===== flow/config.mk =====
export PLATFORM = sky130hd
export DESIGN_NAME = DOUBLY_PIPELINE
export DESIGN_NICKNAME = DOUBLY_PIPELINE
export VERILOG_FILES = /design/flow/design.v
export SDC_FILE = /design/flow/constraint.sdc
export NUM_CORES = 4
export LEC_CHECK = 0
export ABC_AREA = 1
export CAP_MARGIN = 20
export CORE_MARGIN = 2
export CORE_UTILIZATION = 70
export SLEW_MARGIN = 20

===== flow/constraint.sdc =====
create_clock -name core_clock -period 14.2 [get_ports {clk}]
set_input_delay 2.8400 -clock core_clock [delete_from_list [all_inputs] [get_ports {clk}]]
set_output_delay 2.8400 -clock core_clock [all_outputs]
set_load 0.01 [all_outputs]

===== flow/design.v =====
module DOUBLY_PIPELINE(clk,xi,yi,r,ang,xf,yf);
input signed[15:0] xi,yi;
input clk;
output reg signed [15:0] r,ang;
output reg signed [15:0] xf,yf;
 wire signed [15:0] ri,angi;
 wire  signed [15:0] xfi,yfi;
wire  signed [15:0] g1,g2,g3,g4,g5,g6,g7,g8;
ROTATING x1(clk,xi,yi,g1,g2,g3,g4,g5,g6,g7,g8,xfi,yfi);     
VECTORING x2(clk,xi,yi,g1,g2,g3,g4,g5,g6,g7,g8,ri,angi);  
always @(*)
begin 
xf<=xfi;
yf<=yfi;  
r<=ri;
ang<=angi;
end
endmodule
module ROTATING(clk,xi,yi,a1,a2,a3,a4,a5,a6,a7,a8,xf,yf);
input signed[15:0] xi,yi;
input   signed [15:0] a1,a2,a3,a4,a5,a6,a7,a8;
input clk;
output reg  signed [15:0] xf,yf;
reg  signed [15:0] x1,x2,x3,x4,x5,x6,x7,x8;
reg  signed [15:0] y1,y2,y3,y4,y5,y6,y7,y8;
wire signed [15:0] angle45,angle26,angle14,angle7,angle3_5,angle1_79,angle0_89,angle0_44;
reg  signed [15:0] angle_i [8:0];  
wire signed [15:0] s = 16'd607;
assign angle45 = 16'd4500;
assign angle26 = 16'd2657;
assign angle14 = 16'd1404;
assign angle7 = 16'd713;
assign angle3_5 = 16'd358;
assign angle1_79 = 16'd179;
assign angle0_89 = 16'd89;
assign angle0_44 = 16'd44;
always @(posedge clk)
begin  
    angle_i[0] <= angle45 ;
	    x1<= xi + yi;   
		y1<= yi - xi;
	   if (angle_i[0] > a2)
		begin 
		x2<= x1 - (y1>>>1);  
		y2<= y1 + (x1>>>1); 
		angle_i[1] <= angle_i[0] - angle26 ; 
		end 
	   else
		begin 
		x2<= x1+(y1>>>1); 
		y2<= y1-(x1>>>1);
	    angle_i[1] <= angle_i[0] + angle26 ;  
	   end
	 if (angle_i[1] > a3)
	    begin 
		 angle_i[2] <= angle_i[1] - angle14 ;  
		  x3<= x2 - (y2>>>2); 
		  y3<= y2 +(x2>>>2);
		end 
		else 
		begin 
	      angle_i[2] <= angle_i[1] + angle14 ;  
		  x3<= x2+(y2>>>2); 
		  y3<= y2-(x2>>>2);
		end 
	if (angle_i[2] > a4)
	    begin 
		  angle_i[3] <= angle_i[2] - angle7 ;  
		  x4<= x3 - (y3>>>3); 
		  y4<= y3 +(x3>>>3);
		 end 
		else 
		begin 
	     angle_i[3] <= angle_i[2] + angle7 ;  
		  x4<= x3+(y3>>>3); 
		  y4<= y3-(x3>>>3);
		end 
		if (angle_i[3] > a5)
	    begin 
			angle_i[4] <= angle_i[3] - angle3_5 ;  
			x5<= x4 - (y4>>>4); 
			y5<= y4 + (x4>>>4);
		 end 
		else 
		begin
			angle_i[4] <= angle_i[3] + angle3_5 ;  
			x5<= x4+(y4>>>4); 
			y5<= y4-(x4>>>4);
		end 
	   if (angle_i[4] > a6)
	    begin 
			angle_i[5] <= angle_i[4] - angle1_79 ;  
			x6<= x5 - (y5>>>5); 
			y6<= y5 +(x5>>>5);
		end
		else 
		begin 
	       angle_i[5] <= angle_i[4] + angle1_79 ;  
		   x6<= x5+(y5>>>5); 
		   y6<= y5-(x5>>>5);
		end 
		if (angle_i[5] > a7)
	    begin 
			angle_i[6] <= angle_i[5] - angle0_89 ;  
			x7<= x6 - (y6>>>6); 
			y7<= y6 +(x6>>>6);
		end
		else 
		begin 
			angle_i[6] <= angle_i[5] + angle0_89;  
			x7<= x6+(y6>>>6); 
			y7<= y6-(x6>>>6);
		end 
		if (angle_i[6] > a8)
	     begin 
			angle_i[7] <= angle_i[6] - angle0_44 ;  
			x8<= x7 - (y7>>>7); 
			y8<= y7 +(x7>>>7);
		 end 
		 else 
         begin 	     
			angle_i[7] <= angle_i[6] + angle0_44 ;  
			x8<= x7+(y7>>>7); 
			y8<= y7-(x7>>>7);
		 end  
      xf <=  (s*x8)/1000 ;
      yf <=  (s*y8)/1000 ;	  
end 
endmodule
module VECTORING(clk,a0,b0,ang1,ang2,ang3,ang4,ang5,ang6,ang7,ang8,r,ang);
input signed[15:0]a0,b0;
input clk;
  output reg signed [15:0]r,ang;  
  output reg signed[15:0] ang1,ang2,ang3,ang4,ang5,ang6,ang7,ang8;  
  reg signed [15:0] a1,a2,a3,a4,a5,a6,a7,a8;
  reg signed [15:0] b1,b2,b3,b4,b5,b6,b7,b8;
  reg signed[15:0] angle_x1,angle_x2,angle_x3,angle_x4,angle_x5,angle_x6,angle_x7,angle_x8;
wire signed [15:0] v = 16'd0607;
wire [15:0] angle_c0 = 16'd4500;
wire [15:0] angle_c1 = 16'd2657;
wire [15:0] angle_c2 = 16'd1404;
wire [15:0] angle_c3 = 16'd713;
wire [15:0] angle_c4 = 16'd358;
wire [15:0] angle_c5 = 16'd179;
wire [15:0] angle_c6 = 16'd089;
wire [15:0] angle_c7 = 16'd044; 
  always @ (posedge clk)
   begin
      a1<=a0+b0;
      b1<=b0-a0;
      angle_x1 <= angle_c0;
	  ang1 <= angle_x1;
    if(b1 < 0)  
   begin
      a2<= a1 - (b1>>>1);
      b2<= b1 + (a1>>>1);
     angle_x2<=angle_x1-angle_c1;
	   ang2<= angle_x2;
     end
    else
   begin
      a2<=a1+(b1>>>1);
      b2<=b1-(a1>>>1);
      angle_x2<=angle_x1+angle_c1;
	  ang2<= angle_x2;
    end
     if(b2<0)
	begin
     a3<=a2-(b2>>>2);
     b3<=b2+(a2>>>2);
     angle_x3<=angle_x2-angle_c2;
	  ang3<= angle_x3;
     end
  	else
  	begin
      a3<=a2+(b2>>>2);
      b3<=b2-(a2>>>2);
      angle_x3<=angle_x2+angle_c2;
	  ang3<= angle_x3;
	end
     if(b3<0)
	begin
     a4<=a3-(b3>>>3);
     b4<=b3+(a3>>>3);
     angle_x4<=angle_x3-angle_c3;
	 ang4<=angle_x4;
     end
  	else
  	begin
      a4<=a3+(b3>>>3);
      b4<=b3-(a3>>>3);
     angle_x4<=angle_x3+angle_c3;
	 ang4<=angle_x4;
	end
     if(b4<0)
	begin
     a5<=a4-(b4>>>4);
     b5<=b4+(a4>>>4);
      angle_x5<=angle_x4-angle_c4;
	   ang5<=angle_x5;
     end
  	else
  	begin
      a5<=a4+(b4>>>4);
      b5<=b4-(a4>>>4);
      angle_x5<=angle_x4+angle_c4;
	   ang5<=angle_x5;
	end
     if(b5<0)
	begin
     a6<=a5-(b5>>>5);
     b6<=b5+(a5>>>5);
    angle_x6<=angle_x5-angle_c5;
	 ang6<=angle_x6;
     end
  	else
  	begin
      a6<=a5+(b5>>>5);
      b6<=b5-(a5>>>5);
      angle_x6<=angle_x5+angle_c5;
	  ang6<=angle_x6;
	end
     if(b6<0)
	begin
     a7<=a6-(b6>>>6);
     b7<=b6+(a6>>>6);
     angle_x7<=angle_x6-angle_c6;
	 ang7<=angle_x7;
     end
  	else
  	begin
     a7<=a6+(b6>>>6);
     b7<=b6-(a6>>>6);
      angle_x7<=angle_x6+angle_c6;
	  ang7<=angle_x7;
 	 end
     if(b7<0)
	begin
      a8<=a7-(b7>>>7);
      b8<=b7+(a7>>>7);
      angle_x8<=angle_x7-angle_c7;
	  ang8<=angle_x8;
     end
  	else
      begin
      a8<=a7+(b7>>>7);
      b8<=b7-(a7>>>7);
       angle_x8<=angle_x7-angle_c7;
	   ang8<=angle_x8;
     end
r<=v*a8/1000;
ang<=angle_x8;
end
endmodule

===== flow/run.sh =====
#!/bin/bash
# the make line also repeats each setting of config.mk as NAME=value (left out here)
make -C /OpenROAD-flow-scripts/flow DESIGN_CONFIG=/design/flow/config.mk WORK_HOME=/design/flow/orfs CLKGATE_MAP_FILE= finish

==> impl_report.txt, run 1 <==
IMPLEMENTATION SUMMARY REPORT
----------------------------------------------------
[Floorplanning]
  Chip Area ........................ 105600 sq um
  Floorplan die height ........................ 325.0 um
  FP Rows ........................ 117
  Core utilization at floorplan ........................ 70.70%
  Io pins ........................ 97
  Area of the core ........................ 102000 sq um
  Horizontal extent of the die ........................ 325.0 um

[Synth]
  Fraction of synthesis flops using an asynchronous set or reset pin ........................ 0%
  Top non-seq family ........................ simple AND/OR/NAND/NOR gates
  Number of synthesized register bits ........................ 750
  Xor-xnor portion of the synthesized cell area ........................ 11.28%
  Simple share ........................ 23.46%
  Primary flip-flop cell chosen by synthesis mapping ........................ dfxtp_1
  Register area share after synthesis ........................ 20.81%
  Cell taking the most area after synthesis ........................ dfxtp_1
  Cell total in the yosys stat output ........................ 9884
  Yosys synthesis chip area ........................ 72140 sq um
  Multiplexer share of the synthesized area ........................ 0%
  Syn Inst Count ........................ 9884
  Number of enable-type register cells in the synthesized netlist ........................ 0
  Cells taking the most area after synthesis ........................ dfxtp_1 (21%), ha_1 (16%), xor2_1 (9.6%)
  Top cell types by occurrence after synthesis ........................ inv_1 (1775), nand2_1 (1760), ha_1 (909), xor2_1 (791), dfxtp_1 (750)
  Max-area cell share ........................ 20.81%
  AO/OA Area Share ........................ 11.15%
  Yosys warning total ........................ 4
  Most frequent cell after synthesis ........................ inv_1
  Average size of a mapped cell ........................ 7.298 sq um
  Mapped cell area ........................ 72140 sq um
  Yosys adder share ........................ 22.87%
  Net Count, Synth ........................ 11080
  Synth cell types ........................ 72

[Clock tree]
  H-tree levels ........................ 3
  Clock buffers created by TritonCTS ........................ 79
  Hold buffer count at CTS ........................ 0
  Number of buffers on the longest clock path ........................ 3
  Clock net sink count ........................ 750
  Root cell of the clock tree ........................ clkbuf_16

[Outcome]
  Halt Stage ........................ global routing
  Outcome ........................ aborted with a tool error

[Placement]
  Final weighted congestion in routability-driven placement ........................ 0.9375
  Dpl cells ........................ 12140
  Placed wire-length estimate ........................ 143400 um
  Port buffer count ........................ 95

----------------------------------------------------
==> per-stage QoR <==
step	util [%]	setup WS, ns	hold WS [ns]	instance area (sq um)
floorplan	-	0.4240	0.3096	72140
CTS	85.80	-0.04997	0.3248	87540
global placement	79.33	-0.4838	0.3111	80950
detailed placement	79.33	-0.8434	0.3121	80950
==> timing repair <==
| action | in CTS |
|---|---|
| endpoints found under the hold margin | 0 |
| pin swaps | 383 |
| endpoints found under the setup margin | 34 |
| gates resized | 698 |
| cloned | 4 |
| setup buffers | 149 |
==> run 2: changes to the inputs <==
Settings changed: CAP_MARGIN 20 to 35, CELL_PAD_IN_SITES_DETAIL_PLACEMENT set to 2, CELL_PAD_IN_SITES_GLOBAL_PLACEMENT set to 1, CORE_ASPECT_RATIO set to 1.25, CORE_UTILIZATION 70 to 34, CTS_CLUSTER_SIZE set to 44, GPL_ROUTABILITY_DRIVEN set to 0, HOLD_SLACK_MARGIN set to 0.13, SLEW_MARGIN 20 to 10.
Clock period 14.2 ns to 18.5 ns, I/O delays scaled along.
==> run 2 against run 1 <==
  * Now clean on timing, DRC and antenna
  * Die size increased by 100%
  * Area after synthesis is the same
  * Synthesized cell count unchanged
==> impl_report.txt, run 2 <==
FLOW METRICS REPORT
----------------------------------------------------
[Timing]
  Final setup vio count ........................ 0
  Share of the clock period used by the worst path after layout ........................ 90.11%
  Measured slew at the worst slew-check pin ........................ 0.9070 ns
  Normalized max-slew margin ........................ 38.90%
  Worst hold-check slack ........................ 0.3229 ns
  Final max-slew violation count ........................ 0
  Minimum period implied by the final worst setup slack ........................ 16.67 ns
  Worst clock skew ........................ 0.02392 ns
  Final-report hold violation count ........................ 0
  Sum of negative setup slack ........................ 0 ns
  Fmax achieved ........................ 59.98 MHz

[Route]
  Antenna violation net count after detailed routing ........................ 0
  Number of detailed-routing iterations run before antenna repair ........................ 4
  Routed via count divided by cell count ........................ 4.939
  Detailed router's first-iteration violation count ........................ 1464
  Vias ........................ 63550
  Routed WL ........................ 216000 um
  Average routed wire per standard cell ........................ 16.79 um
  DR DRC count ........................ 0

[Critical path]
  Worst Setup End Kind ........................ flip-flop
  Cell with the biggest individual delay on the critical path ........................ dfxtp_1
  Critical Path RT ........................ 19.11 ns
  End point of the critical path ........................ x2.r[14]$_DFF_P_
  Source of the critical timing path ........................ x2.a8[5]$_DFF_P_
  CP bufs+invs ........................ 14
  Family of cells with the greatest summed delay on the critical path ........................ simple AND/OR/NAND/NOR gates
  Depth of the worst register-to-register path ........................ 114
  CP arrival ........................ 17.29 ns
  Max incr delay on CP ........................ 0.55 ns
  Critical Path Fanout Max ........................ 9
  Worst r2r dst ........................ x2.r[14]$_DFF_P_
  Worst R2R Setup Slack ........................ 1.83 ns
  Crit. path cell count ........................ 114
  Critical R2R Launch ........................ x2.a8[5]$_DFF_P_
  Most common cell type on the critical path ........................ nand2_1
  Startpoint type of the worst setup path ........................ flip-flop
  Path type of the worst setup path ........................ reg -> reg

[Clock tree]
  Number of buffers on the longest clock path ........................ 3
  Clock slew at the register clock pins of the worst setup and hold paths ........................ 0.06 ns
  H-tree levels ........................ 3
  Hold buffer count at CTS ........................ 0
  Clock buffers created by TritonCTS ........................ 89
  Clock net sink count ........................ 750
  Clock latency on the worst-skew pair ........................ 0.73 ns
  Root cell of the clock tree ........................ clkbuf_16
  CTS tree ........................ done

[Synth]
  Mapped cell area ........................ 72140 sq um
  AO/OA Area Share ........................ 11.15%
  Net Count, Synth ........................ 11080
  Max-area cell share ........................ 20.81%
  Syn Inst Count ........................ 9884
  Top cell types by occurrence after synthesis ........................ inv_1 (1775), nand2_1 (1760), ha_1 (909), xor2_1 (791), dfxtp_1 (750)
  Top non-seq family ........................ simple AND/OR/NAND/NOR gates
  Register area share after synthesis ........................ 20.81%
  Yosys adder share ........................ 22.87%
  Fraction of synthesis flops using an asynchronous set or reset pin ........................ 0%
  Simple share ........................ 23.46%
  Cells taking the most area after synthesis ........................ dfxtp_1 (21%), ha_1 (16%), xor2_1 (9.6%)
  Yosys synthesis chip area ........................ 72140 sq um
  Xor-xnor portion of the synthesized cell area ........................ 11.28%
  Cell taking the most area after synthesis ........................ dfxtp_1
  Multiplexer share of the synthesized area ........................ 0%
  Primary flip-flop cell chosen by synthesis mapping ........................ dfxtp_1
  Yosys warning total ........................ 4
  Most frequent cell after synthesis ........................ inv_1
  Average size of a mapped cell ........................ 7.298 sq um
  Cell total in the yosys stat output ........................ 9884
  Number of synthesized register bits ........................ 750
  Number of enable-type register cells in the synthesized netlist ........................ 0
  Synth cell types ........................ 72

[Global route]
  Overall track demand over capacity in global routing ........................ 19.82%
  Vias in the first global route ........................ 72450
  Initial antenna violation count ........................ 1
  Wire length of the first global-routing pass ........................ 357800 um
  GRT overflow ........................ 0
  Pin count of the biggest net entering global routing ........................ 44

[Floorplanning]
  FP Rows ........................ 189
  Area of the core ........................ 211400 sq um
  Core utilization at floorplan ........................ 34.12%
  Floorplan die height ........................ 519.0 um
  Io pins ........................ 97
  Chip Area ........................ 215900 sq um
  Horizontal extent of the die ........................ 416.0 um

[Run]
  Max cap viols ........................ 0
  Tool Warnings ........................ 116

[Layout]
  Filler Cell Count ........................ 25050
  Number of nets in the layout ........................ 11230
  Layout overhead on the synthesized area ........................ 10.24%
  Summed area of non-filler cells in the final layout ........................ 79530 sq um
  Final core utilization ........................ 37.62%

[Outcome]
  Outcome ........................ finished clean

[Worst hold path]
  Endpoint of the worst hold path ........................ x2.ang8[6]$_DFF_P_
  Hold_sp ........................ x2.angle_x8[6]$_DFF_P_
  Hold Path Cell Cnt ........................ 0
  Hold WC Path Type ........................ reg -> reg

[Placement]
  Port buffer count ........................ 95
  Area of placed instances ........................ 76370 sq um
  Placed wire-length estimate ........................ 185600 um

----------------------------------------------------
-- run 2: final cells by class --
type	count	area, sq um	area share [%]
multi-input combinational	7165	49660	62.44
sequential	750	15060	18.93
inverter	1904	7183	9.033
tap	2769	3465	4.357
clock buffer	117	2512	3.159
timing repair buffer	117	1165	1.465
clock inverter	44	485.5	0.6105
antenna	1	2.502	0.003147
-- run 2: through the flow --
stage               setup WS [ns]  std cells
global route             -0.02894      12870
finish                      1.829      12870
CTS                        0.9060      12860
global placement            1.750      12700
floorplan                   4.724       9884
detailed placement         0.9587      12700
-- run 2: metal layers --
| metal | share of wire (%) | vias to the layer above | track usage [%] |
|---|---|---|---|
| met5 | 0 | - | 0 |
| met4 | 3.2 | 0 | 6.727 |
| met3 | 1.5 | 300 | 1.542 |
| met2 | 58 | 426 | 42.38 |
| met1 | 37 | 31230 | 19.23 |
| li1 | - | 31600 | - |
-- run 2: what timing repair did --
action	4_1_cts	5_1_grt
buffers inserted	0	2
setup endpoints to repair	0	11
resized	0	53
==> run 3: changes to the inputs <==
Settings changed: CELL_PAD_IN_SITES_DETAIL_PLACEMENT 2 to not set, CELL_PAD_IN_SITES_GLOBAL_PLACEMENT 1 to not set, CORE_ASPECT_RATIO 1.25 to not set, CORE_UTILIZATION 34 to 71, CTS_CLUSTER_DIAMETER set to 221, CTS_CLUSTER_SIZE 44 to 16, GPL_TIMING_DRIVEN set to 1, HOLD_SLACK_MARGIN 0.13 to not set, PLACE_DENSITY_LB_ADDON set to 0.05, SETUP_SLACK_MARGIN set to 4.34, SLEW_MARGIN 10 to 20, TNS_END_PERCENT set to 5.
Clock period 18.5 ns to 15.0 ns, I/O delays scaled along.
==> run 3 against run 2 <==
  * Non-clock buffer count grew 299
  * Synthesized cell count did not move
  * Fmax decreased by 2.9%
  * First-iteration DRC count rose to 4.0 times the previous value
  * Final cell count down 9.4%
  * Register-to-register slack lost 4.0 ns
  * Now fails the layout checks on setup timing
==> impl_report.txt, run 3 <==
FLOW METRICS REPORT
----------------------------------------------------
[Placement]
  Dpl cells ........................ 11330
  Port buffer count ........................ 95
  Placed wire-length estimate ........................ 131000 um

[Worst hold path]
  Hold Path Cell Cnt ........................ 0
  Hold WC Path Type ........................ reg -> reg
  Hold_sp ........................ x2.angle_x8[7]$_DFF_P_
  Endpoint of the worst hold path ........................ x2.ang8[7]$_DFF_P_

[Layout]
  Number of nets in the layout ........................ 11490
  Layout overhead on the synthesized area ........................ 13.88%
  Final core utilization ........................ 81.79%
  Finished Layout Cells ........................ 11660

[Floorplanning]
  Chip Area ........................ 104200 sq um
  Area of the core ........................ 100400 sq um
  FP Rows ........................ 116
  Floorplan die height ........................ 322.7 um
  Io pins ........................ 97
  Horizontal extent of the die ........................ 322.7 um
  Core utilization at floorplan ........................ 71.82%

[Synth]
  Register area share after synthesis ........................ 20.81%
  Yosys warning total ........................ 4
  Xor-xnor portion of the synthesized cell area ........................ 11.28%
  Number of enable-type register cells in the synthesized netlist ........................ 0
  Net Count, Synth ........................ 11080
  Number of synthesized register bits ........................ 750
  Cell taking the most area after synthesis ........................ dfxtp_1
  Cells taking the most area after synthesis ........................ dfxtp_1 (21%), ha_1 (16%), xor2_1 (9.6%)
  Yosys adder share ........................ 22.87%
  Top non-seq family ........................ simple AND/OR/NAND/NOR gates
  Cell total in the yosys stat output ........................ 9884
  Simple share ........................ 23.46%
  Average size of a mapped cell ........................ 7.298 sq um
  AO/OA Area Share ........................ 11.15%
  Mapped cell area ........................ 72140 sq um
  Max-area cell share ........................ 20.81%
  Most frequent cell after synthesis ........................ inv_1
  Multiplexer share of the synthesized area ........................ 0%
  Synth cell types ........................ 72
  Fraction of synthesis flops using an asynchronous set or reset pin ........................ 0%
  Primary flip-flop cell chosen by synthesis mapping ........................ dfxtp_1
  Yosys synthesis chip area ........................ 72140 sq um
  Syn Inst Count ........................ 9884
  Top cell types by occurrence after synthesis ........................ inv_1 (1775), nand2_1 (1760), ha_1 (909), xor2_1 (791), dfxtp_1 (750)

[Global route]
  Global routing usage on met2 ........................ 58.72%
  Met1 Usage GRT ........................ 36.27%
  Global-route track usage on met3 ........................ 4.552%
  Most utilized layer in the global route result ........................ met2
  Initial antenna violation count ........................ 8
  Pin count of the biggest net entering global routing ........................ 42
  Overall track demand over capacity in global routing ........................ 31.59%
  Vias in the first global route ........................ 62280
  GRT overflow ........................ 0
  Wire length of the first global-routing pass ........................ 279400 um

[Critical path]
  CP bufs+invs ........................ 19
  Depth of the worst register-to-register path ........................ 109
  Most common cell type on the critical path ........................ nand2_1
  Worst r2r dst ........................ x1.xf[14]$_DFF_P_
  Worst Setup End Kind ........................ flip-flop
  Worst R2R Setup Slack ........................ -2.17 ns
  CP arrival ........................ 17.72 ns
  Path type of the worst setup path ........................ reg -> reg
  Critical R2R Launch ........................ x1.x8[0]$_DFF_P_
  Startpoint type of the worst setup path ........................ flip-flop
  Cell with the biggest individual delay on the critical path ........................ fa_1
  Source of the critical timing path ........................ x1.x8[0]$_DFF_P_
  Family of cells with the greatest summed delay on the critical path ........................ simple AND/OR/NAND/NOR gates
  Critical Path RT ........................ 15.55 ns
  End point of the critical path ........................ x1.xf[14]$_DFF_P_
  Max incr delay on CP ........................ 0.53 ns
  Crit. path cell count ........................ 109
  Critical Path Fanout Max ........................ 7

[Clock tree]
  Clock latency on the worst-skew pair ........................ 0.69 ns
  Root cell of the clock tree ........................ clkbuf_16
  Hold buffer count at CTS ........................ 0
  Clock slew at the register clock pins of the worst setup and hold paths ........................ 0.09 ns
  CTS tree ........................ done
  Clock buffers created by TritonCTS ........................ 52
  Clock net sink count ........................ 750
  H-tree levels ........................ 2
  Number of buffers on the longest clock path ........................ 3

[Route]
  Vias ........................ 65970
  Detailed router's first-iteration violation count ........................ 5838
  DR DRC count ........................ 0
  Routed via count divided by cell count ........................ 5.657
  Routed WL ........................ 183300 um
  Average routed wire per standard cell ........................ 15.72 um
  Number of detailed-routing iterations run before antenna repair ........................ 17
  Antenna violation net count after detailed routing ........................ 0

[Run]
  Tool Warnings ........................ 119
  Max cap viols ........................ 0

[Outcome]
  Outcome ........................ complete, but fails checks
  Layout violations .......................... setup timing

[Timing]
  Measured slew at the worst slew-check pin ........................ 1.134 ns
  Final-report hold violation count ........................ 0
  Fmax achieved ........................ 58.25 MHz
  Worst hold-check slack ........................ 0.3260 ns
  Final setup vio count ........................ 19
  Normalized max-slew margin ........................ 24.11%
  Sum of negative setup slack ........................ -28.42 ns
  Minimum period implied by the final worst setup slack ........................ 17.17 ns
  Share of the clock period used by the worst path after layout ........................ 114.5%
  Final max-slew violation count ........................ 0
  Worst clock skew ........................ 0.05760 ns
  Worst-case setup margin in the final layout ........................ -2.168 ns
  Unrepaired setup endpoints after global routing ........................ yes

----------------------------------------------------
run 3: final cells by class:
cell class	count	area, sq um
well taps	1357	1698
diodes	4	10.01
repair inverters	2	13.76
repair buffers	416	3430
clock inverters	3	76.32
flip-flops and latches	750	15160
inverters	1904	7233
multi-input cells	7168	53200
fillers	6494	18290
clock buffers	57	1330
run 3: what timing repair did:
action	in CTS	in global routing
hold endpoints to repair	0	0
gates resized	384	493
pin swaps	193	259
endpoints found under the setup margin	48	48
setup buffers	160	104
gates cloned	5	1
run 3: stage by stage:
stage,worst slack (ns),instance area [sq um]
6_report,-2.168,82150
5_1_grt,-3.538,82140
4_1_cts,0.4150,79350
3_5_place_dp,-0.8033,75070
3_3_place_gp,-0.2942,75040
2_1_floorplan,1.729,72320
run 3: routing by layer:
layer / part of all wire [%] / routed length [um]
met5: 0.055 / 100
met4: 4.9 / 8900
met3: 7.3 / 13380
met2: 49 / 90610
met1: 38 / 70350
==> run 4: changes to the inputs <==
Settings changed: ABC_AREA 1 to not set, CAP_MARGIN 35 to 10, CORE_UTILIZATION 71 to 72, CTS_CLUSTER_DIAMETER 221 to 133, CTS_CLUSTER_SIZE 16 to 57, GPL_ROUTABILITY_DRIVEN 0 to not set, GPL_TIMING_DRIVEN 1 to not set, HOLD_SLACK_MARGIN set to -0.1, PLACE_DENSITY set to 0.64, PLACE_DENSITY_LB_ADDON 0.05 to not set, SETUP_SLACK_MARGIN 4.34 to 0.85, TNS_END_PERCENT 5 to not set.
Clock period 15.0 ns to 12.1 ns, I/O delays scaled along.
==> run 4 against run 3 <==
  * The run now fails in global routing
  * Die size grew 1.4%
  * Synthesized cell count shrank 9.7%
  * Area after synthesis grew 2.8%
==> impl_report.txt, run 4 <==
IMPLEMENTATION SUMMARY REPORT
----------------------------------------------------
[Outcome]
  Outcome ........................ aborted with a tool error
  Halt Stage ........................ global routing
  First logged error message ........................ [ERROR GRT-0116] Global routing finished with congestion. Check the congestion regions in the DRC Viewer.

[Synth]
  Xor-xnor portion of the synthesized cell area ........................ 12.41%
  Top non-seq family ........................ adder cells
  Yosys warning total ........................ 4
  Cell taking the most area after synthesis ........................ dfxtp_1
  Multiplexer share of the synthesized area ........................ 2.181%
  Number of enable-type register cells in the synthesized netlist ........................ 0
  Yosys adder share ........................ 22.45%
  Net Count, Synth ........................ 10120
  Mapped cell area ........................ 74190 sq um
  Syn Inst Count ........................ 8922
  Most frequent cell after synthesis ........................ inv_1
  Yosys synthesis chip area ........................ 74190 sq um
  Fraction of synthesis flops using an asynchronous set or reset pin ........................ 0%
  Max-area cell share ........................ 20.24%
  Cells taking the most area after synthesis ........................ dfxtp_1 (20%), ha_1 (15%), xnor2_1 (7.9%)
  Cell total in the yosys stat output ........................ 8922
  AO/OA Area Share ........................ 22.42%
  Simple share ........................ 13.84%
  Number of synthesized register bits ........................ 750
  Top cell types by occurrence after synthesis ........................ inv_1 (1018), ha_1 (909), dfxtp_1 (750), a21oi_1 (737), xnor2_1 (665)
  Synth cell types ........................ 146
  Register area share after synthesis ........................ 20.24%
  Primary flip-flop cell chosen by synthesis mapping ........................ dfxtp_1
  Average size of a mapped cell ........................ 8.315 sq um

[Floorplanning]
  Horizontal extent of the die ........................ 325 um
  Area of the core ........................ 102000 sq um
  FP Rows ........................ 117
  Core utilization at floorplan ........................ 72.71%
  Io pins ........................ 97
  Chip Area ........................ 105600 sq um
  Floorplan die height ........................ 325 um

[Clock tree]
  H-tree levels ........................ 1
  Root cell of the clock tree ........................ clkbuf_16
  Number of buffers on the longest clock path ........................ 3
  Clock net sink count ........................ 750
  Clock buffers created by TritonCTS ........................ 23

[Global route]
  GRT overflow ........................ 29
  Overall track demand over capacity in global routing ........................ 74.11%

[Placement]
  Placed wire-length estimate ........................ 190000 um
  Final weighted congestion in routability-driven placement ........................ 0.9817
  Port buffer count ........................ 95
  Worst setup slack after placement ........................ -5.032 ns
  Dpl cells ........................ 11710
  Area of placed instances ........................ 89340 sq um

----------------------------------------------------
==> run 4: repair_timing <==
action / 4_1_cts
hold endpoints to repair: 0
hold buffers: 0
gates cloned: 2
setup buffers: 231
pin swaps: 350
gates resized: 633
endpoints found under the setup margin: 48
==> run 4: stage by stage <==
stage,utilization [%],TNS (ns)
2_1_floorplan,-,-174.40
3_3_place_gp,87.56,-198.09
3_5_place_dp,87.56,-219.58
4_1_cts,93.29,-179.15
==> run 4: layer usage <==
layer / overflow / GRT usage (%)
met1: 0 / 70.39
met2: 4 / 92.55
met3: 13 / 59.61
met4: 11 / 75.60
met5: 1 / 38.72
==> run 5: changes to the inputs <==
Settings changed: ABC_AREA set to 0, CAP_MARGIN 10 to 35, CTS_CLUSTER_DIAMETER 133 to 221, CTS_CLUSTER_SIZE 57 to 21, GPL_ROUTABILITY_DRIVEN set to 0, GPL_TIMING_DRIVEN set to 1, HOLD_SLACK_MARGIN -0.1 to not set, PLACE_DENSITY 0.64 to not set, SETUP_SLACK_MARGIN 0.85 to not set.
Clock period 12.1 ns to 15.0 ns, I/O delays scaled along.
==> run 5 against run 4 <==
  * The run again fails in global routing
  * Die size unchanged
  * Synthesized cell count unchanged
  * Area after synthesis unchanged
==> impl_report.txt, run 5 <==
IMPLEMENTATION SUMMARY REPORT
----------------------------------------------------
[Synth]
  Fraction of synthesis flops using an asynchronous set or reset pin ........................ 0%
  Simple share ........................ 13.84%
  Yosys adder share ........................ 22.45%
  Register area share after synthesis ........................ 20.24%
  Max-area cell share ........................ 20.24%
  Top cell types by occurrence after synthesis ........................ inv_1 (1018), ha_1 (909), dfxtp_1 (750), a21oi_1 (737), xnor2_1 (665)
  Synth cell types ........................ 146
  Cell total in the yosys stat output ........................ 8922
  Mapped cell area ........................ 74190 sq um
  Multiplexer share of the synthesized area ........................ 2.181%
  Average size of a mapped cell ........................ 8.315 sq um
  Cell taking the most area after synthesis ........................ dfxtp_1
  AO/OA Area Share ........................ 22.42%
  Most frequent cell after synthesis ........................ inv_1
  Syn Inst Count ........................ 8922
  Net Count, Synth ........................ 10120
  Number of enable-type register cells in the synthesized netlist ........................ 0
  Primary flip-flop cell chosen by synthesis mapping ........................ dfxtp_1
  Yosys warning total ........................ 4
  Xor-xnor portion of the synthesized cell area ........................ 12.41%
  Cells taking the most area after synthesis ........................ dfxtp_1 (20%), ha_1 (15%), xnor2_1 (7.9%)
  Yosys synthesis chip area ........................ 74190 sq um
  Number of synthesized register bits ........................ 750
  Top non-seq family ........................ adder cells

[Clock tree]
  Root cell of the clock tree ........................ clkbuf_16
  Clock buffers created by TritonCTS ........................ 41
  Number of buffers on the longest clock path ........................ 3
  Clock net sink count ........................ 750
  Hold buffer count at CTS ........................ 0
  H-tree levels ........................ 2

[Floorplanning]
  Horizontal extent of the die ........................ 325 um
  Area of the core ........................ 102000 sq um
  Chip Area ........................ 105600 sq um
  Floorplan die height ........................ 325 um
  Core utilization at floorplan ........................ 72.71%
  Io pins ........................ 97
  FP Rows ........................ 117

[Placement]
  Port buffer count ........................ 95
  Area of placed instances ........................ 88500 sq um
  Placed wire-length estimate ........................ 166700 um
  Worst setup slack after placement ........................ -2.193 ns

[Outcome]
  Outcome ........................ aborted with a tool error
  Halt Stage ........................ global routing
  First logged error message ........................ [ERROR GRT-0232] Routing congestion too high. Check the congestion heatmap in the GUI.

[Global route]
  Overall track demand over capacity in global routing ........................ 74.27%
  GRT overflow ........................ 267

----------------------------------------------------
## run 5: metal layers
layer  global-route usage, %  GRT overflow
met4                   75.07           109
met3                   57.33            24
met1                   72.50            21
met2                   92.77           110
met5                   36.91             3
## run 5: what timing repair did
item,4_1_cts
endpoints found under the hold margin,0
resized,490
cloned,1
setup buffers,212
pin swaps,322
endpoints found under the setup margin,48
## run 5: through the flow
stage	cells	hold slack, ns	setup TNS, ns
after global placement	11590	0.3099	-60.83
after floorplan	8922	0.3096	-35.20
after CTS	11850	0.3313	-37.31
after detailed placement	11590	0.3121	-83.75
==> run 6: changes to the inputs <==
Settings changed: ABC_AREA 0 to 1, CAP_MARGIN 35 to 10, CORE_UTILIZATION 72 to 65, CTS_CLUSTER_SIZE 21 to 80, MAX_ROUTING_LAYER set to met4, SETUP_SLACK_MARGIN set to 4.52.
Clock period 15.0 ns to 18.4 ns, I/O delays scaled along.
==> run 6 against run 5 <==
  * Die size rose by 7.6%
  * Synthesized cell count rose by 11%
  * The run again fails in global routing
  * Area after synthesis fell by 2.8%
==> impl_report.txt, run 6 <==
IMPLEMENTATION SUMMARY REPORT
----------------------------------------------------
[Outcome]
  Outcome ........................ aborted with a tool error
  Halt Stage ........................ global routing

[Clock tree]
  Number of buffers on the longest clock path ........................ 3
  H-tree levels ........................ 1
  Clock net sink count ........................ 750
  Clock buffers created by TritonCTS ........................ 15
  Root cell of the clock tree ........................ clkbuf_16

[Synth]
  Top non-seq family ........................ simple AND/OR/NAND/NOR gates
  Mapped cell area ........................ 72140 sq um
  Cell total in the yosys stat output ........................ 9884
  Average size of a mapped cell ........................ 7.298 sq um
  Cells taking the most area after synthesis ........................ dfxtp_1 (21%), ha_1 (16%), xor2_1 (9.6%)
  Yosys synthesis chip area ........................ 72140 sq um
  Simple share ........................ 23.46%
  Top cell types by occurrence after synthesis ........................ inv_1 (1775), nand2_1 (1760), ha_1 (909), xor2_1 (791), dfxtp_1 (750)
  Syn Inst Count ........................ 9884
  Primary flip-flop cell chosen by synthesis mapping ........................ dfxtp_1
  Number of enable-type register cells in the synthesized netlist ........................ 0
  Synth cell types ........................ 72
  Yosys warning total ........................ 4
  Register area share after synthesis ........................ 20.81%
  Yosys adder share ........................ 22.87%
  Cell taking the most area after synthesis ........................ dfxtp_1
  Number of synthesized register bits ........................ 750
  Most frequent cell after synthesis ........................ inv_1
  Multiplexer share of the synthesized area ........................ 0%
  Max-area cell share ........................ 20.81%
  Fraction of synthesis flops using an asynchronous set or reset pin ........................ 0%
  AO/OA Area Share ........................ 11.15%
  Net Count, Synth ........................ 11080
  Xor-xnor portion of the synthesized cell area ........................ 11.28%

[Floorplanning]
  Core utilization at floorplan ........................ 65.36%
  FP Rows ........................ 122
  Floorplan die height ........................ 337.1 um
  Horizontal extent of the die ........................ 337.1 um
  Io pins ........................ 97
  Area of the core ........................ 110400 sq um
  Chip Area ........................ 113700 sq um

[Placement]
  Placed wire-length estimate ........................ 130600 um
  Port buffer count ........................ 95

----------------------------------------------------
run 6: what timing repair did:
action,CTS
cloned,12
hold buffers,0
gates resized,1150
buffers inserted,445
endpoints found under the setup margin,48
pin swaps,635
run 6: through the flow:
stage	setup slack, ns	area [sq um]	std cells
after floorplan	4.624	72140	9884
after global placement	2.257	74710	11420
after detailed placement	1.876	74710	11420
after CTS	4.308	83350	11890
==> run 7: changes to the inputs <==
Settings changed: ABC_AREA 1 to not set, CAP_MARGIN 10 to 20, CELL_PAD_IN_SITES_GLOBAL_PLACEMENT set to 3, CORE_ASPECT_RATIO set to 1.25, CORE_UTILIZATION 65 to 40, CTS_CLUSTER_DIAMETER 221 to not set, CTS_CLUSTER_SIZE 80 to 44, GPL_ROUTABILITY_DRIVEN 0 to not set, GPL_TIMING_DRIVEN 1 to not set, MAX_ROUTING_LAYER met4 to not set, SETUP_SLACK_MARGIN 4.52 to not set.
Clock period 18.4 ns to 25.0 ns, I/O delays scaled along.
==> run 7 against run 6 <==
  * The run now finishes clean
  * Die size grew 66%
  * Synthesized cell count shrank 9.7%
  * Area after synthesis grew 2.8%
==> impl_report.txt, run 7 <==
FLOW METRICS REPORT
----------------------------------------------------
[Critical path]
  Cell with the biggest individual delay on the critical path ........................ or4b_2
  Family of cells with the greatest summed delay on the critical path ........................ AND-OR/OR-AND gates
  Worst R2R Setup Slack ........................ 3.69 ns
  Critical R2R Launch ........................ x1.y8[5]$_DFF_P_
  Depth of the worst register-to-register path ........................ 60
  Worst Setup End Kind ........................ flip-flop
  CP arrival ........................ 21.88 ns
  Crit. path cell count ........................ 60
  Source of the critical timing path ........................ x1.y8[5]$_DFF_P_
  Startpoint type of the worst setup path ........................ flip-flop
  End point of the critical path ........................ x1.yf[12]$_DFF_P_
  Path type of the worst setup path ........................ reg -> reg
  CP bufs+invs ........................ 4
  Critical Path RT ........................ 25.57 ns
  Max incr delay on CP ........................ 0.67 ns
  Worst r2r dst ........................ x1.yf[12]$_DFF_P_
  Critical Path Fanout Max ........................ 16

[Worst hold path]
  Hold_sp ........................ x2.angle_x8[3]$_DFF_P_
  Endpoint of the worst hold path ........................ x2.ang8[3]$_DFF_P_
  Hold Path Cell Cnt ........................ 0
  Hold WC Path Type ........................ reg -> reg

[Synth]
  Syn Inst Count ........................ 8922
  Xor-xnor portion of the synthesized cell area ........................ 12.41%
  Average size of a mapped cell ........................ 8.315 sq um
  Yosys adder share ........................ 22.45%
  Top cell types by occurrence after synthesis ........................ inv_1 (1018), ha_1 (909), dfxtp_1 (750), a21oi_1 (737), xnor2_1 (665)
  Yosys warning total ........................ 4
  Mapped cell area ........................ 74190 sq um
  Multiplexer share of the synthesized area ........................ 2.181%
  Cell taking the most area after synthesis ........................ dfxtp_1
  Register area share after synthesis ........................ 20.24%
  Fraction of synthesis flops using an asynchronous set or reset pin ........................ 0%
  Cells taking the most area after synthesis ........................ dfxtp_1 (20%), ha_1 (15%), xnor2_1 (7.9%)
  Simple share ........................ 13.84%
  Number of synthesized register bits ........................ 750
  Top non-seq family ........................ adder cells
  Synth cell types ........................ 146
  AO/OA Area Share ........................ 22.42%
  Cell total in the yosys stat output ........................ 8922
  Number of enable-type register cells in the synthesized netlist ........................ 0
  Yosys synthesis chip area ........................ 74190 sq um
  Net Count, Synth ........................ 10120
  Max-area cell share ........................ 20.24%
  Most frequent cell after synthesis ........................ inv_1
  Primary flip-flop cell chosen by synthesis mapping ........................ dfxtp_1

[Layout]
  Summed area of non-filler cells in the final layout ........................ 80790 sq um
  Number of nets in the layout ........................ 10140
  Layout overhead on the synthesized area ........................ 8.893%
  Final core utilization ........................ 43.88%

[Floorplanning]
  Horizontal extent of the die ........................ 389.2 um
  Core utilization at floorplan ........................ 40.30%
  FP Rows ........................ 176
  Area of the core ........................ 184100 sq um
  Floorplan die height ........................ 485.5 um
  Chip Area ........................ 189000 sq um
  Io pins ........................ 97

[Timing]
  Normalized max-slew margin ........................ 24.00%
  Share of the clock period used by the worst path after layout ........................ 85.24%
  Measured slew at the worst slew-check pin ........................ 1.136 ns
  Unrepaired setup endpoints after global routing ........................ no
  Worst clock skew ........................ 0.04698 ns
  Final max-slew violation count ........................ 0
  Sum of negative setup slack ........................ 0 ns
  Worst-case setup margin in the final layout ........................ 3.691 ns
  Final-report hold violation count ........................ 0
  Minimum period implied by the final worst setup slack ........................ 21.31 ns
  Fmax achieved ........................ 46.93 MHz
  Final setup vio count ........................ 0

[Route]
  Vias ........................ 61200
  Number of detailed-routing iterations run before antenna repair ........................ 6
  Detailed router's first-iteration violation count ........................ 2620
  DR DRC count ........................ 0
  Antenna violation net count after detailed routing ........................ 0
  Routed WL ........................ 199400 um
  Average routed wire per standard cell ........................ 17.47 um
  Routed via count divided by cell count ........................ 5.362

[Placement]
  Port buffer count ........................ 95
  Area of placed instances ........................ 77690 sq um
  Worst setup slack after placement ........................ 3.338 ns
  Placed wire-length estimate ........................ 164600 um
  Final weighted congestion in routability-driven placement ........................ 0.8845

[Global route]
  Pin count of the biggest net entering global routing ........................ 42
  Vias in the first global route ........................ 61950
  Initial antenna violation count ........................ 2
  Wire length of the first global-routing pass ........................ 326400 um
  Overall track demand over capacity in global routing ........................ 20.92%
  GRT overflow ........................ 0

[Clock tree]
  Number of post-CTS setup repair buffers ........................ 0
  CTS tree ........................ done
  H-tree levels ........................ 3
  Hold buffer count at CTS ........................ 0
  Root cell of the clock tree ........................ clkbuf_16
  Number of buffers on the longest clock path ........................ 3
  Clock slew at the register clock pins of the worst setup and hold paths ........................ 0.06 ns
  Clock latency on the worst-skew pair ........................ 0.73 ns
  Clock buffers created by TritonCTS ........................ 87
  Clock net sink count ........................ 750
  Resized Gates After CTS ........................ 0

[Run]
  Max cap viols ........................ 0
  Tool Warnings ........................ 118

[Outcome]
  Outcome ........................ finished clean

----------------------------------------------------
[run 7: per-stage QoR]
step / hold WS (ns) / cells
floorplan: 0.3096 / 8922
global placement: 0.3114 / 11250
detailed placement: 0.3121 / 11250
CTS: 0.3195 / 11410
global route: 0.3300 / 11410
finish: 0.3214 / 11410
[run 7: final cells by class]
class	instances	area (sq um)
Tap cell	2403	3007
Inverter	1020	3829
Clock inverter	53	709.4
Sequential cell	750	15020
Antenna cell	1	2.502
Fill cell	18560	103300
Timing Repair Buffer	155	1401
Multi-Input combinational cell	6926	54450
Clock buffer	106	2369
[run 7: routing by layer]
| layer | up-vias | track usage [%] | wire length, um |
|---|---|---|---|
| met5 | - | 0 | 0 |
| met4 | 0 | 5.674 | 4779 |
| met3 | 235 | 1.445 | 4402 |
| met2 | 801 | 39.91 | 104100 |
| met1 | 28680 | 24.92 | 86070 |
| li1 | 31490 | - | - |
==> run 8: changes to the inputs <==
Settings changed: ABC_AREA set to 1, CELL_PAD_IN_SITES_GLOBAL_PLACEMENT 3 to not set, CORE_ASPECT_RATIO 1.25 to not set, CORE_UTILIZATION 40 to 64, CTS_CLUSTER_SIZE 44 to 99, SETUP_SLACK_MARGIN set to 1.6.
Clock period 25.0 ns to 12.5 ns, I/O delays scaled along.
==> run 8 against run 7 <==
  * The layout now fails its checks (setup timing)
  * Clock skew rose by 0.0031 ns
  * Worst setup slack got worse by 7.5 ns
  * Clock-buffer cell count fell by 4
  * Critical path depth rose by 58
  * Non-clock buffer count rose by 1195
  * First-iteration DRC count rose by 46%
  * Area after synthesis fell by 2.8%
  * Synthesized cell count rose by 11%
  * Sequential share of layout area fell by 2.6 points
  * Highest routed layer is now met5
==> impl_report.txt, run 8 <==
FLOW METRICS REPORT
----------------------------------------------------
[Outcome]
  Outcome ........................ complete, but fails checks
  Layout violations .......................... setup timing

[Critical path]
  Path type of the worst setup path ........................ reg -> reg
  Family of cells with the greatest summed delay on the critical path ........................ simple AND/OR/NAND/NOR gates
  Startpoint type of the worst setup path ........................ flip-flop
  CP arrival ........................ 16.88 ns
  Crit. path cell count ........................ 118
  Worst r2r dst ........................ x1.xf[14]$_DFF_P_
  Source of the critical timing path ........................ x1.x8[6]$_DFF_P_
  Depth of the worst register-to-register path ........................ 118
  Worst Setup End Kind ........................ flip-flop
  CP bufs+invs ........................ 16
  Critical Path Fanout Max ........................ 7
  Most common cell type on the critical path ........................ nand2_4
  End point of the critical path ........................ x1.xf[14]$_DFF_P_
  Critical Path RT ........................ 13.05 ns
  Cell with the biggest individual delay on the critical path ........................ fa_1
  Critical R2R Launch ........................ x1.x8[6]$_DFF_P_
  Worst R2R Setup Slack ........................ -3.83 ns
  Max incr delay on CP ........................ 0.57 ns

[Floorplanning]
  FP Rows ........................ 123
  Horizontal extent of the die ........................ 339.7 um
  Chip Area ........................ 115400 sq um
  Core utilization at floorplan ........................ 64.30%
  Area of the core ........................ 112200 sq um
  Io pins ........................ 97
  Floorplan die height ........................ 339.7 um

[Run]
  Max cap viols ........................ 0
  Tool Warnings ........................ 121

[Global route]
  Met1 Usage GRT ........................ 33.84%
  Global-route track usage on met3 ........................ 3.483%
  Overall track demand over capacity in global routing ........................ 30.84%
  Wire length of the first global-routing pass ........................ 304500 um
  Initial antenna violation count ........................ 2
  Vias in the first global route ........................ 68300
  Pin count of the biggest net entering global routing ........................ 42
  GRT overflow ........................ 0
  Most utilized layer in the global route result ........................ met2
  Global routing usage on met2 ........................ 59.55%

[Layout]
  Multi-input logic area ........................ 56970 sq um
  Number of nets in the layout ........................ 12460
  Layout overhead on the synthesized area ........................ 31.72%
  Final core utilization ........................ 84.69%
  Filler Cell Count ........................ 6699
  Footprint of the flip-flops and latches ........................ 15160 sq um

[Clock tree]
  H-tree levels ........................ 3
  Clock slew at the register clock pins of the worst setup and hold paths ........................ 0.06 ns
  Clock latency on the worst-skew pair ........................ 0.68 ns
  Clock net sink count ........................ 750
  Clock buffers created by TritonCTS ........................ 83
  Root cell of the clock tree ........................ clkbuf_16
  Number of buffers on the longest clock path ........................ 3
  CTS tree ........................ done
  Hold buffer count at CTS ........................ 0

[Synth]
  Syn Inst Count ........................ 9884
  Multiplexer share of the synthesized area ........................ 0%
  Top non-seq family ........................ simple AND/OR/NAND/NOR gates
  Primary flip-flop cell chosen by synthesis mapping ........................ dfxtp_1
  Number of synthesized register bits ........................ 750
  Max-area cell share ........................ 20.81%
  Cell total in the yosys stat output ........................ 9884
  Simple share ........................ 23.46%
  Synth cell types ........................ 72
  Number of enable-type register cells in the synthesized netlist ........................ 0
  AO/OA Area Share ........................ 11.15%
  Xor-xnor portion of the synthesized cell area ........................ 11.28%
  Average size of a mapped cell ........................ 7.298 sq um
  Fraction of synthesis flops using an asynchronous set or reset pin ........................ 0%
  Yosys synthesis chip area ........................ 72140 sq um
  Cell taking the most area after synthesis ........................ dfxtp_1
  Cells taking the most area after synthesis ........................ dfxtp_1 (21%), ha_1 (16%), xor2_1 (9.6%)
  Net Count, Synth ........................ 11080
  Register area share after synthesis ........................ 20.81%
  Most frequent cell after synthesis ........................ inv_1
  Top cell types by occurrence after synthesis ........................ inv_1 (1775), nand2_1 (1760), ha_1 (909), xor2_1 (791), dfxtp_1 (750)
  Yosys adder share ........................ 22.87%
  Mapped cell area ........................ 72140 sq um
  Yosys warning total ........................ 4

[Worst hold path]
  Endpoint of the worst hold path ........................ x2.ang8[6]$_DFF_P_
  Hold Path Cell Cnt ........................ 0
  Hold_sp ........................ x2.angle_x8[6]$_DFF_P_
  Hold WC Path Type ........................ reg -> reg

[Route]
  Routed WL ........................ 204800 um
  DR DRC count ........................ 0
  Antenna cell count ........................ 0
  Routed via count divided by cell count ........................ 5.457
  Detailed router's first-iteration violation count ........................ 3819
  Vias ........................ 70000
  Antenna violation net count after detailed routing ........................ 0
  Average routed wire per standard cell ........................ 15.97 um
  Number of detailed-routing iterations run before antenna repair ........................ 10

[Timing]
  Worst-case setup margin in the final layout ........................ -3.827 ns
  Measured slew at the worst slew-check pin ........................ 1.256 ns
  Unrepaired setup endpoints after global routing ........................ yes
  Final setup vio count ........................ 48
  Worst clock skew ........................ 0.05003 ns
  Final max-slew violation count ........................ 0
  Normalized max-slew margin ........................ 15.96%
  Share of the clock period used by the worst path after layout ........................ 130.6%
  Minimum period implied by the final worst setup slack ........................ 16.33 ns
  Final-report hold violation count ........................ 0
  Fmax achieved ........................ 61.25 MHz

[Placement]
  Port buffer count ........................ 95
  Final weighted congestion in routability-driven placement ........................ 0.9408
  Placed wire-length estimate ........................ 142000 um

----------------------------------------------------
[run 8: layer usage]
metal / vias up / share of wire, %
met5: - / 0.015
met1: 32580 / 38
met3: 956 / 5.0
met4: 4 / 5.6
li1: 34190 / -
met2: 2279 / 51
[run 8: metrics by stage]
step                area [sq um]  worst slack (ns)  cells  hold slack, ns  setup TNS [ns]
floorplan                  73790           -0.5419   9884          0.3096          -4.458
global placement           83400            -1.632  12360          0.3102          -53.12
detailed placement         83400            -2.114  12360          0.3128          -73.79
CTS                        91090            -1.457  12710          0.3120          -45.67
global route               95010            -4.338  12830          0.3208         -148.96
finish                     95010            -3.827  12830          0.3134         -117.28
[run 8: repair_timing]
| action | 4_1_cts | 5_1_grt |
|---|---|---|
| gates cloned | 4 | 0 |
| setup endpoints to repair | 48 | 48 |
| pin swaps | 367 | 468 |
| resized | 797 | 735 |
| buffers inserted | 190 | 121 |
[run 8: area by class of cell]
class                           instances  area share, %
Timing Repair inverter                  1       0.006584
Clock buffer                          102          2.356
Clock inverter                         54         0.7427
Inverter                             1904          7.733
Multi-Input combinational cell       7167          59.96
Timing Repair Buffer                 1350          11.27
Tap cell                             1500          1.975
Sequential cell                       750          15.96
==> run 9: changes to the inputs <==
Settings changed: ABC_AREA 1 to 0, CAP_MARGIN 20 to 10, CELL_PAD_IN_SITES_DETAIL_PLACEMENT set to 1, CORE_ASPECT_RATIO set to 0.54, CORE_UTILIZATION 64 to 71, CTS_CLUSTER_DIAMETER set to 342, CTS_CLUSTER_SIZE 99 to 47, GPL_ROUTABILITY_DRIVEN set to 1, GPL_TIMING_DRIVEN set to 0, MAX_ROUTING_LAYER set to met4, PLACE_DENSITY_LB_ADDON set to 0.25, SETUP_SLACK_MARGIN 1.6 to -2.0, SLEW_MARGIN 20 to 10.
Clock period 12.5 ns to 31.4 ns, I/O delays scaled along.
==> run 9 against run 8 <==
  * The run now fails in detailed placement
  * Die size shrank 7.1%
  * Area after synthesis grew 2.8%
  * Synthesized cell count shrank 9.7%
==> impl_report.txt, run 9 <==
IMPLEMENTATION SUMMARY REPORT
----------------------------------------------------
[Synth]
  Top cell types by occurrence after synthesis ........................ inv_1 (1018), ha_1 (909), dfxtp_1 (750), a21oi_1 (737), xnor2_1 (665)
  Mapped cell area ........................ 74190 sq um
  Cell taking the most area after synthesis ........................ dfxtp_1
  Xor-xnor portion of the synthesized cell area ........................ 12.41%
  Top non-seq family ........................ adder cells
  Average size of a mapped cell ........................ 8.315 sq um
  Multiplexer share of the synthesized area ........................ 2.181%
  Simple share ........................ 13.84%
  Yosys synthesis chip area ........................ 74190 sq um
  Syn Inst Count ........................ 8922
  Yosys warning total ........................ 4
  Max-area cell share ........................ 20.24%
  Cells taking the most area after synthesis ........................ dfxtp_1 (20%), ha_1 (15%), xnor2_1 (7.9%)
  Most frequent cell after synthesis ........................ inv_1
  Number of synthesized register bits ........................ 750
  Yosys adder share ........................ 22.45%
  Primary flip-flop cell chosen by synthesis mapping ........................ dfxtp_1
  Register area share after synthesis ........................ 20.24%
  Synth cell types ........................ 146
  Fraction of synthesis flops using an asynchronous set or reset pin ........................ 0%
  Number of enable-type register cells in the synthesized netlist ........................ 0
  Cell total in the yosys stat output ........................ 8922
  AO/OA Area Share ........................ 22.42%
  Net Count, Synth ........................ 10120

[Floorplanning]
  Area of the core ........................ 104000 sq um
  Horizontal extent of the die ........................ 443.9 um
  Io pins ........................ 97
  Chip Area ........................ 107200 sq um
  Core utilization at floorplan ........................ 71.37%
  FP Rows ........................ 87
  Floorplan die height ........................ 241.5 um

[Outcome]
  Outcome ........................ aborted with a tool error
  First logged error message ........................ [ERROR DPL-0033] detailed placement checks failed during check placement.
  Halt Stage ........................ detailed placement

[Placement]
  Final weighted congestion in routability-driven placement ........................ 1.007
  Port buffer count ........................ 95

----------------------------------------------------
-- run 9: metrics by stage --
stage	setup slack, ns	hold WS [ns]
after floorplan	14.03	0.3096
after global placement	10.17	0.3109
==> run 10: changes to the inputs <==
Settings changed: ABC_AREA 0 to 1, CAP_MARGIN 10 to 20, CELL_PAD_IN_SITES_DETAIL_PLACEMENT 1 to not set, CORE_ASPECT_RATIO 0.54 to not set, CORE_UTILIZATION 71 to 72, CTS_CLUSTER_DIAMETER 342 to not set, CTS_CLUSTER_SIZE 47 to 31, GPL_ROUTABILITY_DRIVEN 1 to not set, GPL_TIMING_DRIVEN 0 to not set, MAX_ROUTING_LAYER met4 to not set, PLACE_DENSITY set to 0.64, PLACE_DENSITY_LB_ADDON 0.25 to not set, SETUP_SLACK_MARGIN -2.0 to 3.73, SLEW_MARGIN 10 to 20.
Clock period 31.4 ns to 12.9 ns, I/O delays scaled along.
==> run 10 against run 9 <==
  * The flow stops in global routing
  * Synthesized cell count increased by 11%
  * Die size decreased by 4.2%
  * Area after synthesis decreased by 2.8%
==> impl_report.txt, run 10 <==
IMPLEMENTATION SUMMARY REPORT
----------------------------------------------------
[Floorplanning]
  FP Rows ........................ 116
  Core utilization at floorplan ........................ 72.34%
  Floorplan die height ........................ 320.5 um
  Chip Area ........................ 102700 sq um
  Horizontal extent of the die ........................ 320.5 um
  Area of the core ........................ 99710 sq um
  Io pins ........................ 97

[Synth]
  Max-area cell share ........................ 20.81%
  Mapped cell area ........................ 72140 sq um
  Cell total in the yosys stat output ........................ 9884
  Average size of a mapped cell ........................ 7.298 sq um
  Yosys warning total ........................ 4
  Synth cell types ........................ 72
  Yosys adder share ........................ 22.87%
  Top cell types by occurrence after synthesis ........................ inv_1 (1775), nand2_1 (1760), ha_1 (909), xor2_1 (791), dfxtp_1 (750)
  Number of enable-type register cells in the synthesized netlist ........................ 0
  AO/OA Area Share ........................ 11.15%
  Register area share after synthesis ........................ 20.81%
  Most frequent cell after synthesis ........................ inv_1
  Fraction of synthesis flops using an asynchronous set or reset pin ........................ 0%
  Cells taking the most area after synthesis ........................ dfxtp_1 (21%), ha_1 (16%), xor2_1 (9.6%)
  Net Count, Synth ........................ 11080
  Multiplexer share of the synthesized area ........................ 0%
  Number of synthesized register bits ........................ 750
  Primary flip-flop cell chosen by synthesis mapping ........................ dfxtp_1
  Cell taking the most area after synthesis ........................ dfxtp_1
  Yosys synthesis chip area ........................ 72140 sq um
  Simple share ........................ 23.46%
  Xor-xnor portion of the synthesized cell area ........................ 11.28%
  Syn Inst Count ........................ 9884
  Top non-seq family ........................ simple AND/OR/NAND/NOR gates

[Placement]
  Placed wire-length estimate ........................ 152900 um
  Port buffer count ........................ 95
  Dpl cells ........................ 12120
  Area of placed instances ........................ 82830 sq um
  Final weighted congestion in routability-driven placement ........................ 0.9555

[Clock tree]
  Clock buffers created by TritonCTS ........................ 80
  Root cell of the clock tree ........................ clkbuf_16
  Hold buffer count at CTS ........................ 0
  H-tree levels ........................ 3
  Number of buffers on the longest clock path ........................ 3
  Clock net sink count ........................ 750

[Outcome]
  Outcome ........................ aborted with a tool error
  First logged error message ........................ [ERROR GRT-0232] Routing congestion too high. Check the congestion heatmap in the GUI.
  Halt Stage ........................ global routing

[Global route]
  Overall track demand over capacity in global routing ........................ 87.52%
  GRT overflow ........................ 2076

----------------------------------------------------
==> run 10: what timing repair did <==
| action | 4_1_cts |
|---|---|
| gates resized | 726 |
| gates cloned | 4 |
| pin swaps | 506 |
| buffers inserted | 192 |
| endpoints found under the setup margin | 48 |
==> run 10: per-layer routing <==
layer  track usage, %  overflow
met1            82.51       127
met2            102.7      1206
met3            75.92       109
met4            93.62       618
met5            56.36        16
==> run 10: metrics by stage <==
step / utilization (%) / setup slack [ns] / setup TNS, ns / hold slack, ns
2_1_floorplan: - / -0.1419 / -0.4233 / 0.3096
3_5_place_dp: 83.07 / -1.789 / -55.13 / 0.3121
3_3_place_gp: 83.07 / -1.027 / -26.32 / 0.3101
4_1_cts: 90.20 / -1.252 / -34.90 / 0.3268
==> run 11: changes to the inputs <==
Settings changed: CAP_MARGIN 20 to 10, CTS_CLUSTER_DIAMETER set to 240, CTS_CLUSTER_SIZE 31 to 57, HOLD_SLACK_MARGIN set to -0.1, PLACE_DENSITY 0.64 to not set, SETUP_SLACK_MARGIN 3.73 to -0.1.
Clock period 12.9 ns to 12.1 ns, I/O delays scaled along.
==> run 11 against run 10 <==
  * The flow again stops in global routing
  * Synthesized cell count is the same
  * Area after synthesis is the same
  * Die size is the same
==> impl_report.txt, run 11 <==
IMPLEMENTATION SUMMARY REPORT
----------------------------------------------------
[Synth]
  AO/OA Area Share ........................ 11.15%
  Max-area cell share ........................ 20.81%
  Yosys synthesis chip area ........................ 72140 sq um
  Cell taking the most area after synthesis ........................ dfxtp_1
  Multiplexer share of the synthesized area ........................ 0%
  Number of enable-type register cells in the synthesized netlist ........................ 0
  Most frequent cell after synthesis ........................ inv_1
  Top cell types by occurrence after synthesis ........................ inv_1 (1775), nand2_1 (1760), ha_1 (909), xor2_1 (791), dfxtp_1 (750)
  Syn Inst Count ........................ 9884
  Simple share ........................ 23.46%
  Cells taking the most area after synthesis ........................ dfxtp_1 (21%), ha_1 (16%), xor2_1 (9.6%)
  Yosys warning total ........................ 4
  Number of synthesized register bits ........................ 750
  Average size of a mapped cell ........................ 7.298 sq um
  Fraction of synthesis flops using an asynchronous set or reset pin ........................ 0%
  Register area share after synthesis ........................ 20.81%
  Cell total in the yosys stat output ........................ 9884
  Xor-xnor portion of the synthesized cell area ........................ 11.28%
  Primary flip-flop cell chosen by synthesis mapping ........................ dfxtp_1
  Net Count, Synth ........................ 11080
  Synth cell types ........................ 72
  Top non-seq family ........................ simple AND/OR/NAND/NOR gates
  Yosys adder share ........................ 22.87%
  Mapped cell area ........................ 72140 sq um

[Clock tree]
  Number of buffers on the longest clock path ........................ 3
  Clock net sink count ........................ 750
  Hold buffer count at CTS ........................ 0
  H-tree levels ........................ 1
  Clock buffers created by TritonCTS ........................ 17
  Root cell of the clock tree ........................ clkbuf_16

[Outcome]
  First logged error message ........................ [ERROR GRT-0232] Routing congestion too high. Check the congestion heatmap in the GUI.
  Outcome ........................ aborted with a tool error
  Halt Stage ........................ global routing

[Placement]
  Worst setup slack after placement ........................ -2.610 ns
  Placed wire-length estimate ........................ 152400 um
  Final weighted congestion in routability-driven placement ........................ 0.9528
  Port buffer count ........................ 95
  Area of placed instances ........................ 83140 sq um

[Floorplanning]
  Horizontal extent of the die ........................ 320.5 um
  FP Rows ........................ 116
  Chip Area ........................ 102700 sq um
  Io pins ........................ 97
  Floorplan die height ........................ 320.5 um
  Core utilization at floorplan ........................ 72.34%
  Area of the core ........................ 99710 sq um

[Global route]
  Overall track demand over capacity in global routing ........................ 78.80%
  GRT overflow ........................ 1065

----------------------------------------------------
## run 11: layer usage
metal  overflow  GRT usage, %
met5          3         52.77
met1        133         77.92
met4        251         73.23
met3        125         64.73
met2        553         95.81
## run 11: timing repair
action                                  4_1_cts
setup buffers                               203
gates cloned                                  4
gates resized                               838
endpoints found under the hold margin         0
endpoints found under the setup margin       48
pin swaps                                   375
## run 11: through the flow
stage	hold WS (ns)	instances
after floorplan	0.3096	9884
after global placement	0.3099	12150
after detailed placement	0.3121	12150
after CTS	0.3444	12380
